Setup of the baseline:
## fp32mult
module fp32mult (
    input  wire [31:0] x1,
    input  wire [31:0] x2,
    input  wire        en,
    input  wire        rst,
    input  wire        clk,
    output wire [31:0] y,
    output wire        ready
);
    wire [31:0] x1_reg;
    wire [31:0] x2_reg;
    fullreg #(32) reg_x1 (.clk(clk), .rst(rst), .clr(1'b0), .en(en), .d(x1), .q(x1_reg));
    fullreg #(32) reg_x2 (.clk(clk), .rst(rst), .clr(1'b0), .en(en), .d(x2), .q(x2_reg));
    wire sign1 = x1_reg[31];
    wire sign2 = x2_reg[31];
    wire [7:0] exp1 = x1_reg[30:23];
    wire [7:0] exp2 = x2_reg[30:23];
    wire [23:0] mant1 = {1'b1, x1_reg[22:0]};  
    wire [23:0] mant2 = {1'b1, x2_reg[22:0]};
    wire sign_result = sign1 ^ sign2;
    wire [7:0] exp_sum;
      wire en_d1;
    wire en_d2;
    exp_adder_bias exp_add_inst (
        .exp1(exp1),
        .exp2(exp2),
        .exp_out(exp_sum)
    );
    wire [47:0] mant_product;
    mult24 mult_inst (
        .a(mant1),
        .b(mant2),
        .p(mant_product)
    );
    wire [7:0] exp_norm;
    exp_normalizer exp_norm_inst (
        .msb_mult(mant_product[47]),
        .exp_in(exp_sum),
        .exp_out(exp_norm)
    );
    wire [23:0] mant_norm;
    mantissa_normalizer mant_norm_inst (
        .mult_out(mant_product),
        .mant_out(mant_norm)
    );
    wire [31:0] result_comb;
  ...
For scale: ~2500 cells after synthesis, ~23000 um^2 of cells after synthesis.
Settings: LEC_CHECK=0, CAP_MARGIN=35, CORE_MARGIN=2, CORE_UTILIZATION=71, GPL_ROUTABILITY_DRIVEN=1, MIN_ROUTING_LAYER=met1, PLACE_DENSITY=0.35, SETUP_SLACK_MARGIN=-0.43, SLEW_MARGIN=20, TNS_END_PERCENT=95; clock period 5.74 ns.
run.sh (not shown) runs the stock make flow with config.mk's settings and CLKGATE_MAP_FILE=.
The baseline had finished all stages when the layout checks came back failing, citing setup timing.
Input changes introduced in the candidate (baseline for comparison: the baseline):
# the baseline
export LEC_CHECK = 0
export CAP_MARGIN = 35
export CORE_MARGIN = 2
export CORE_UTILIZATION = 71
export GPL_ROUTABILITY_DRIVEN = 1
export MIN_ROUTING_LAYER = met1
export PLACE_DENSITY = 0.35
export SETUP_SLACK_MARGIN = -0.43
export SLEW_MARGIN = 20
export TNS_END_PERCENT = 95
create_clock -name core_clock -period 5.74 [get_ports {clk}]
# the candidate
export LEC_CHECK = 0
export CAP_MARGIN = 20
export CORE_MARGIN = 2
export CORE_UTILIZATION = 65
export SLEW_MARGIN = 20
create_clock -name core_clock -period 6.78 [get_ports {clk}]
Notes after the runs:
- The final report for the candidate shows a completed flow and a layout that fails verification, specifically setup timing.
- Changes observed in the candidate relative to the baseline: die boundary width now larger; total of cells resized after clock tree synthesis picked up an extra 68; total length of routed met3 wires went down 1.5 mm.
- Relative to the baseline, global-route usage has gone down in the candidate.
- Final worst setup slack delta for the candidate relative to the baseline: 0.92 ns higher

========
== indigo ==
Starting RTL as in the previous note.
==> flow/design.v (excerpt) <==
module fp32mult (
    input  wire [31:0] x1,
    input  wire [31:0] x2,
    input  wire        en,
    input  wire        rst,
    input  wire        clk,
    output wire [31:0] y,
    output wire        ready
);
make LEC_CHECK=0 CAP_MARGIN=35 CORE_MARGIN=2 CORE_UTILIZATION=37 CTS_CLUSTER_DIAMETER=153 CTS_CLUSTER_SIZE=100 GPL_ROUTABILITY_DRIVEN=1 HOLD_SLACK_MARGIN=0.3 MIN_ROUTING_LAYER=met1 SLEW_MARGIN=20 TNS_END_PERCENT=10 finish   # period 12.4 ns
diff inputs: indigo => quartz
# indigo
export LEC_CHECK = 0
export CAP_MARGIN = 35
export CORE_MARGIN = 2
export CORE_UTILIZATION = 37
export CTS_CLUSTER_DIAMETER = 153
export CTS_CLUSTER_SIZE = 100
export GPL_ROUTABILITY_DRIVEN = 1
export HOLD_SLACK_MARGIN = 0.3
export MIN_ROUTING_LAYER = met1
export SLEW_MARGIN = 20
export TNS_END_PERCENT = 10
create_clock -name core_clock -period 12.4 [get_ports {clk}]
# quartz
export LEC_CHECK = 0
export CAP_MARGIN = 35
export CORE_MARGIN = 2
export CORE_UTILIZATION = 69
export CTS_CLUSTER_DIAMETER = 366
export CTS_CLUSTER_SIZE = 100
export GPL_ROUTABILITY_DRIVEN = 1
export MIN_ROUTING_LAYER = met1
export PLACE_DENSITY_LB_ADDON = 0.29
export SLEW_MARGIN = 20
export TNS_END_PERCENT = 10
create_clock -name core_clock -period 12.4 [get_ports {clk}]
Results
- Comparing indigo and quartz, the lower setup slack is on indigo.
- Per the comparison of quartz with indigo, detailed placement HPWL saw a decrease, final clock period utilization by the worst path saw a decrease, sequential share of layout area saw little to no change.
Inputs modified between quartz and amber:
# quartz
export LEC_CHECK = 0
export CAP_MARGIN = 35
export CORE_MARGIN = 2
export CORE_UTILIZATION = 69
export CTS_CLUSTER_DIAMETER = 366
export CTS_CLUSTER_SIZE = 100
export GPL_ROUTABILITY_DRIVEN = 1
export MIN_ROUTING_LAYER = met1
export PLACE_DENSITY_LB_ADDON = 0.29
export SLEW_MARGIN = 20
export TNS_END_PERCENT = 10
create_clock -name core_clock -period 12.4 [get_ports {clk}]
# amber
export LEC_CHECK = 0
export CAP_MARGIN = 35
export CORE_MARGIN = 2
export CORE_UTILIZATION = 71
export GPL_ROUTABILITY_DRIVEN = 1
export MIN_ROUTING_LAYER = met1
export PLACE_DENSITY_LB_ADDON = 0.02
export SLEW_MARGIN = 20
export TNS_END_PERCENT = 95
create_clock -name core_clock -period 7.19 [get_ports {clk}]
==> results <==
amber vs. quartz: fill cell total of the finished layout shrank by 16%, design area grew by 6.4%, register-to-register slack shrank by 3.75 ns.
[compare] base=quartz new=amber: highest achievable clock rate moved up, area taken by flip-flops and latches +1.7%, via count moved up.
Here is what was changed in the inputs of violet compared with amber.
# amber
export LEC_CHECK = 0
export CAP_MARGIN = 35
export CORE_MARGIN = 2
export CORE_UTILIZATION = 71
export GPL_ROUTABILITY_DRIVEN = 1
export MIN_ROUTING_LAYER = met1
export PLACE_DENSITY_LB_ADDON = 0.02
export SLEW_MARGIN = 20
export TNS_END_PERCENT = 95
create_clock -name core_clock -period 7.19 [get_ports {clk}]
# violet
export LEC_CHECK = 0
export CAP_MARGIN = 35
export CORE_MARGIN = 2
export CORE_UTILIZATION = 72
export GPL_ROUTABILITY_DRIVEN = 1
export MIN_ROUTING_LAYER = met1
export PLACE_DENSITY_LB_ADDON = 0.26
export SLEW_MARGIN = 20
export TNS_END_PERCENT = 95
create_clock -name core_clock -period 6.07 [get_ports {clk}]
### Flow results
Nothing crashed in violet and all stages finished; the problem is that the final layout failed, the offending checks being negative setup slack.
amber: no failed stages, no open violations at the end
Reported for violet and amber, count of clock-buffer cells in the layout turned out identical to the last digit.
Sequential share of layout area (violet over amber): decrease, 0.69 points
amber -> violet: synthesized cell area delta 0, exact match
On number of top-level design ports, violet and amber are neck and neck.
Comparing violet and amber, post-synthesis to final-layout area growth is higher on violet.
amber -> violet: filler cell count decreased by more than a quarter
#### Input delta (xenon over violet)
# violet
export LEC_CHECK = 0
export CAP_MARGIN = 35
export CORE_MARGIN = 2
export CORE_UTILIZATION = 72
export GPL_ROUTABILITY_DRIVEN = 1
export MIN_ROUTING_LAYER = met1
export PLACE_DENSITY_LB_ADDON = 0.26
export SLEW_MARGIN = 20
export TNS_END_PERCENT = 95
create_clock -name core_clock -period 6.07 [get_ports {clk}]
# xenon
export LEC_CHECK = 0
export CAP_MARGIN = 35
export CORE_MARGIN = 2
export CORE_UTILIZATION = 68
export CTS_CLUSTER_DIAMETER = 196
export CTS_CLUSTER_SIZE = 100
export GPL_ROUTABILITY_DRIVEN = 1
export MIN_ROUTING_LAYER = met1
export SLEW_MARGIN = 20
export TNS_END_PERCENT = 10
create_clock -name core_clock -period 12.4 [get_ports {clk}]
## What came out
xenon ended with every stage complete and zero timing, DRC or antenna violations.
Count of clock-buffer cells in the layout came out exactly the same in xenon and violet.
xenon vs. violet: clock network area share went up by 0.31 points; worst max-slew margin expressed relative to the limit went up by 2.0 points.
xenon vs violet: cell area reported after detailed placement down in xenon
Antenna diode count for xenon: 11 down relative to violet
Slew of the pin with the lowest slew margin (xenon over violet): decrease, 0.024 ns
Going from violet to xenon, die size grew by a few percent.
xenon has worst path arrival time above what violet had.

========
Setup of exp/juniper:
fp32mult again, from the RTL that the note above started with.
## fp32mult
module fp32mult (
    input  wire [31:0] x1,
    input  wire [31:0] x2,
    input  wire        en,
    input  wire        rst,
    input  wire        clk,
    output wire [31:0] y,
    output wire        ready
);
    wire [31:0] x1_reg;
    wire [31:0] x2_reg;
    fullreg #(32) reg_x1 (.clk(clk), .rst(rst), .clr(1'b0), .en(en), .d(x1), .q(x1_reg));
    fullreg #(32) reg_x2 (.clk(clk), .rst(rst), .clr(1'b0), .en(en), .d(x2), .q(x2_reg));
    wire sign1 = x1_reg[31];
    wire sign2 = x2_reg[31];
    wire [7:0] exp1 = x1_reg[30:23];
    wire [7:0] exp2 = x2_reg[30:23];
    wire [23:0] mant1 = {1'b1, x1_reg[22:0]};  
    wire [23:0] mant2 = {1'b1, x2_reg[22:0]};
    wire sign_result = sign1 ^ sign2;
    wire [7:0] exp_sum;
      wire en_d1;
    wire en_d2;
    exp_adder_bias exp_add_inst (
        .exp1(exp1),
        .exp2(exp2),
        .exp_out(exp_sum)
    );
    wire [47:0] mant_product;
    mult24 mult_inst (
        .a(mant1),
        .b(mant2),
        .p(mant_product)
    );
    wire [7:0] exp_norm;
    exp_normalizer exp_norm_inst (
        .msb_mult(mant_product[47]),
        .exp_in(exp_sum),
        .exp_out(exp_norm)
    );
    wire [23:0] mant_norm;
    mantissa_normalizer mant_norm_inst (
        .mult_out(mant_product),
        .mant_out(mant_norm)
    );
    wire [31:0] result_comb;
    assign result_comb = {sign_result, exp_norm, mant_norm[22:0]};
    fullreg #(32) reg_out (
        .clk(clk),
        .rst(rst),
        .clr(1'b0),
        .en(en_d1),
        .d(result_comb),
        .q(y)
    );
    fullreg #(1) reg_en_stage1 (
        .clk(clk),
        .rst(rst),
        .clr(1'b0),
        .en(1'b1),
        .d(en),
        .q(en_d1)
    );
    fullreg #(1) reg_en_stage2 (
        .clk(clk),
        .rst(rst),
        .clr(1'b0),
        .en(1'b1),
        .d(en_d1),
        .q(en_d2)
    );
    assign ready = en_d2;
endmodule
clock: 11.0 ns
lec_check: 0
cap_margin: 25
cell_pad_in_sites_detail_placement: 0
core_aspect_ratio: 1.66
core_margin: 7
core_utilization: 41
cts_cluster_diameter: 391
gpl_routability_driven: 1
max_routing_layer: met4
min_routing_layer: met1
place_density_lb_addon: 0.02
setup_slack_margin: 1.48
slew_margin: 20
tns_end_percent: 95
Input changes introduced in exp/nickel (baseline for comparison: exp/juniper):
Settings: a deleted SETUP_SLACK_MARGIN that had been 1.48; a change of CTS_CLUSTER_DIAMETER from 391 to 366; a change of CORE_MARGIN from 7 to 2; a deleted PLACE_DENSITY_LB_ADDON that had been 0.02; a change of CAP_MARGIN from 25 to 35; a change of TNS_END_PERCENT from 95 to 10; a deleted MAX_ROUTING_LAYER that had been met4; a deleted CELL_PAD_IN_SITES_DETAIL_PLACEMENT that had been 0; an added CTS_CLUSTER_SIZE of 100; a deleted CORE_ASPECT_RATIO that had been 1.66; a change of the clock period (ns, I/O delays scaled along) from 11.0 to 12.4.
## What came out
Compared with exp/juniper, exp/nickel shows met2 routed wirelength lower by about 30%.
Clock distribution area overhead in the final layout essentially unchanged between exp/nickel and exp/juniper.
Looking at met3 routed wirelength, exp/nickel sits above exp/juniper.
Timing startpoint of the critical path: reg_x1.q[8] -> exp/juniper, reg_x2.q[8] -> exp/nickel
[compare] base=exp/juniper new=exp/nickel: synthesized area saw little to no change, fraction of area in registers comparable.
Relative to exp/nickel, the following input files were edited for exp/fjord:
Settings: MAX_ROUTING_LAYER newly set to met4; CTS_CLUSTER_SIZE removed (was 100); CORE_UTILIZATION changed from 41 to 72; PLACE_DENSITY newly set to 0.64; CTS_CLUSTER_DIAMETER removed (was 366); TNS_END_PERCENT changed from 10 to 95; SETUP_SLACK_MARGIN newly set to 2.11.
==> results <==
The final layout from exp/fjord, which completed every stage, passed the timing, design-rule and antenna checks at the end of the flow. Area growth from synthesis to layout: higher on exp/nickel. Between exp/nickel and exp/fjord, the difference in share of async-settable or async-resettable flops after synthesis is negligible. exp/fjord vs exp/nickel — vertical die dimension dropped 58 um. Number of global-route vias before repair of exp/fjord exceeds that of exp/nickel by a few percent. Final antenna diode count was higher in exp/nickel than in exp/fjord. Re total of endpoints with negative setup slack in the final report: no difference whatsoever between exp/nickel and exp/fjord. exp/fjord ends up with a number of antenna violations at the first check in global routing that is 5 lower than in exp/nickel. Relative to exp/nickel, the total routing usage reported by global routing of exp/fjord is higher by 17 points.
The inputs of exp/umber differ from those of exp/fjord as listed below.
Settings: changing SETUP_SLACK_MARGIN from 2.11 to 3.53; setting ABC_AREA to 1 for the first time; changing PLACE_DENSITY from 0.64 to 0.83; setting CTS_CLUSTER_DIAMETER to 366 for the first time; changing TNS_END_PERCENT from 95 to 10; changing CORE_UTILIZATION from 72 to 41; removing MAX_ROUTING_LAYER (formerly met4); setting CTS_CLUSTER_SIZE to 100 for the first time.
--- outcome ---
- In the flow results for exp/umber and exp/fjord, the number of non-filler instances in the completed layout is larger on exp/umber.
- Count of clock-buffer cells in the layout (higher): exp/umber
- First-pass GRT wire length grows by a little under 10% when moving from exp/fjord to exp/umber.
- Between exp/umber and exp/fjord, the register area figures differ only marginally.
- exp/umber vs exp/fjord, highest cell delay on the worst timing path went down by 0.08 ns.
- Between exp/umber and exp/fjord, synthesized cell count is higher for exp/umber, exp/fjord comes in under that.
- Going from exp/fjord to exp/umber, fraction of standard cell area that is sequential has decreased, relative area change from synthesis to final layout now larger.
